v33:
==> flow/design.v (excerpt) <==
module alu_top (
    input             clk,
    input      [7:0]  a,
    input      [7:0]  b,
    input      [3:0]  sel,
    output reg [15:0] out
);
    reg  [7:0]  a_q, b_q;
    reg  [3:0]  sel_q;
    wire [15:0] alu_out;
    always @(posedge clk) begin
        a_q   <= a;
        b_q   <= b;
        sel_q <= sel;
        out   <= alu_out;
    end
    alu u_alu (.a(a_q), .b(b_q), .sel(sel_q), .out(alu_out));
endmodule
Size: roughly 1400 cells after synthesis, roughly 36 flip-flops, ~37 I/O pins.
Settings: LEC_CHECK=0, CAP_MARGIN=15, CELL_PAD_IN_SITES_GLOBAL_PLACEMENT=3, CORE_ASPECT_RATIO=0.79, CORE_MARGIN=2, CORE_UTILIZATION=33, GPL_TIMING_DRIVEN=0, PLACE_DENSITY_LB_ADDON=0.1, SETUP_SLACK_MARGIN=2.94, SLEW_MARGIN=40, TNS_END_PERCENT=5; clock period 19.3 ns.
run.sh (not shown) runs the stock make flow with config.mk's settings and CLKGATE_MAP_FILE=.
[flow] v33 | stages: complete | final checks: fail | reason: negative setup slack
Setup changes, v33 to v37
Settings: changing CORE_ASPECT_RATIO from 0.79 to 0.91; changing CORE_UTILIZATION from 33 to 72; setting CTS_CLUSTER_SIZE to 91 for the first time; removing GPL_TIMING_DRIVEN (formerly 0); changing SETUP_SLACK_MARGIN from 2.94 to -2.0; changing CELL_PAD_IN_SITES_GLOBAL_PLACEMENT from 3 to 0; changing the clock period (ns, I/O delays scaled along) from 19.3 to 27.0.
--- outcome ---
- v37 finished all stages; layout check result: FAIL, due to negative setup slack.
- met5 as the uppermost layer routed was reported by v37, and met4 by v33.
- Going from v33 to v37, final weighted congestion in routability-driven placement went up; total wirelength of the detailed-routed design has decreased.
- Per the comparison of v37 with v33, first-pass GRT wire length fell 13%, total antenna diodes in the routed design fell 1, total global routing track utilization climbed 20 points.
Input-level comparison between v58 and v37:
Settings: clearing CORE_ASPECT_RATIO, which used to be 0.91; clearing CELL_PAD_IN_SITES_GLOBAL_PLACEMENT, which used to be 0; swapping 72 for 68 in CORE_UTILIZATION; clearing CTS_CLUSTER_SIZE, which used to be 91; clearing TNS_END_PERCENT, which used to be 5; clearing SETUP_SLACK_MARGIN, which used to be -2.0; swapping 15 for 20 in CAP_MARGIN; swapping 40 for 20 in SLEW_MARGIN; clearing PLACE_DENSITY_LB_ADDON, which used to be 0.1; swapping 27.0 for 34.3 in the clock period (ns, I/O delays scaled along).
[summary]
- v58: all stages complete, timing, DRC and antenna checks passed
- Worst reg2reg path depth of v58 falls short of that of v37 by a few percent.
- v37 has a higher non-clock buffer count than v58.
- Across both runs, portion of the clock cycle consumed by the worst path in the final layout was lower for v58 than for v37.
- The maximum frequency in v37 is 1.15 times that in v58.
- Changes observed in v58 relative to v37: buffer count from post-CTS setup fixing level.
- On final-layout worst hold slack: v58 sits below v37.
- Count of vias placed by the detailed router (v37 / v58): 1.12
Here is what was changed in the inputs of v35 compared with v58.
Settings: an added TNS_END_PERCENT of 5; an added CTS_CLUSTER_DIAMETER of 391; a change of CORE_UTILIZATION from 68 to 72; a change of the clock period (ns, I/O delays scaled along) from 34.3 to 17.3.
Results
v58 and v35: one clean run, v58; the rest did not finish clean. FAIL v35 @ detailed placement (3_5_place_dp): tool exited with error. Synthesized area: v58 vs v35 identical. Part of the Yosys area used for sequential elements across v35 and v58: no real change. v35 vs v58: final weighted congestion in routability-driven placement up slightly. Delta (v35 minus v58): synthesized cell count shows no meaningful change, cell row count shrank by 1, mux contribution to synthesized area shows no meaningful change, area of the core region dropped 4.8%, horizontal die dimension fell by about 2.7%. In v35 the die size turned out about 5.4% lower than in v58. [compare] base=v58 new=v35: complex-gate fraction of the synthesized area did not really move; effective utilization at floorplan went up.

========
## yarrow
Starting RTL as in the previous note.
export LEC_CHECK = 0
export ABC_AREA = 1
export CAP_MARGIN = 0
export CELL_PAD_IN_SITES_DETAIL_PLACEMENT = 2
export CELL_PAD_IN_SITES_GLOBAL_PLACEMENT = 0
export CORE_ASPECT_RATIO = 0.86
export CORE_MARGIN = 2
export CORE_UTILIZATION = 26
export CTS_CLUSTER_DIAMETER = 335
export GPL_ROUTABILITY_DRIVEN = 0
export GPL_TIMING_DRIVEN = 0
export HOLD_SLACK_MARGIN = 0.28
export PLACE_DENSITY_LB_ADDON = 0.1
export SLEW_MARGIN = 40
export TNS_END_PERCENT = 60
create_clock -name core_clock -period 19.3 [get_ports {clk}]
yarrow finished every stage; the final checks, however, were not passed, the failures being negative setup slack.
Relative to yarrow, the following input files were edited for quartz:
- setting SETUP_SLACK_MARGIN to 2.94 for the first time
- removing HOLD_SLACK_MARGIN (formerly 0.28)
- changing CELL_PAD_IN_SITES_GLOBAL_PLACEMENT from 0 to 3
- removing ABC_AREA (formerly 1)
- changing CORE_ASPECT_RATIO from 0.86 to 0.79
- changing TNS_END_PERCENT from 60 to 10
- changing CAP_MARGIN from 0 to 15
- changing CORE_UTILIZATION from 26 to 40
- removing PLACE_DENSITY_LB_ADDON (formerly 0.1)
- removing GPL_TIMING_DRIVEN (formerly 0)
- setting PLACE_DENSITY to 0.43 for the first time
- removing CTS_CLUSTER_DIAMETER (formerly 335)
- removing CELL_PAD_IN_SITES_DETAIL_PLACEMENT (formerly 2)
- removing GPL_ROUTABILITY_DRIVEN (formerly 0)
[summary]
- FAIL for each of quartz and yarrow
- quartz finished all stages; however, its layout fails the closing checks, the failures being negative setup slack.
- yarrow finished all stages; however, its layout fails the closing checks, the failures being negative setup slack.
- Changes observed in quartz relative to yarrow: routed wire length decreased about 40%, layout-stage area growth over the synthesis result decreased 16 points.
- quartz vs. yarrow: flip-flop and latch share of the layout cell area went up by 0.21 points.
- Comparing clock period minus final worst setup slack for quartz and yarrow, the smaller number came from yarrow.
- Of quartz and yarrow, it is quartz that has the higher delay of the slowest cell on the worst path.
- Compared with yarrow, quartz shows total number of multi-input combinational cells that has gone down by a few percent.
- Re number of fillers in the final layout: yarrow was higher than quartz.
- Summary: with yarrow as the reference, non-clock buffer count in quartz moved up by more than 10%.
What sierra does differently from quartz at the input level:
- clearing TNS_END_PERCENT, which used to be 10
- swapping 40 for 20 in SLEW_MARGIN
- clearing CORE_ASPECT_RATIO, which used to be 0.79
- clearing PLACE_DENSITY, which used to be 0.43
- clearing SETUP_SLACK_MARGIN, which used to be 2.94
- swapping 15 for 20 in CAP_MARGIN
- clearing CELL_PAD_IN_SITES_GLOBAL_PLACEMENT, which used to be 3
- swapping 19.3 for 32.0 in the clock period (ns, I/O delays scaled along)
[summary]
No stage failed in sierra, and the final checks on the layout all came back clean.
The register bit count reported by yosys was comparable across quartz and sierra.
Between quartz and sierra, total instance count after detailed placement decreased.
Input-level comparison between delta and sierra:
- putting ABC_AREA at 1 where nothing was set
- swapping 40 for 60 in CORE_UTILIZATION
- swapping 32.0 for 17.0 in the clock period (ns, I/O delays scaled along)
### Flow results
delta did not finish; the tool stopped in 5_1_grt with error DPL-0038. sierra closes out successfully: all stages finished, all timing, DRC and antenna checks passed. In the metrics for sierra and delta, the one carrying the lower total setup buffers inserted after CTS is sierra. For summed instance area of the synthesized netlist, sierra and delta come out practically identical. sierra -> delta: sink count of the clock tree delta 0, exact match. Changes observed in delta relative to sierra: final weighted congestion of routability-driven global placement rose by 6.2%, die extent in y fell by 30 µm, instance count of the mapped netlist rose by about 16%, post-cts gate resize count rose by 98. Against sierra as the reference, delta delivers a lower standard cell core area.
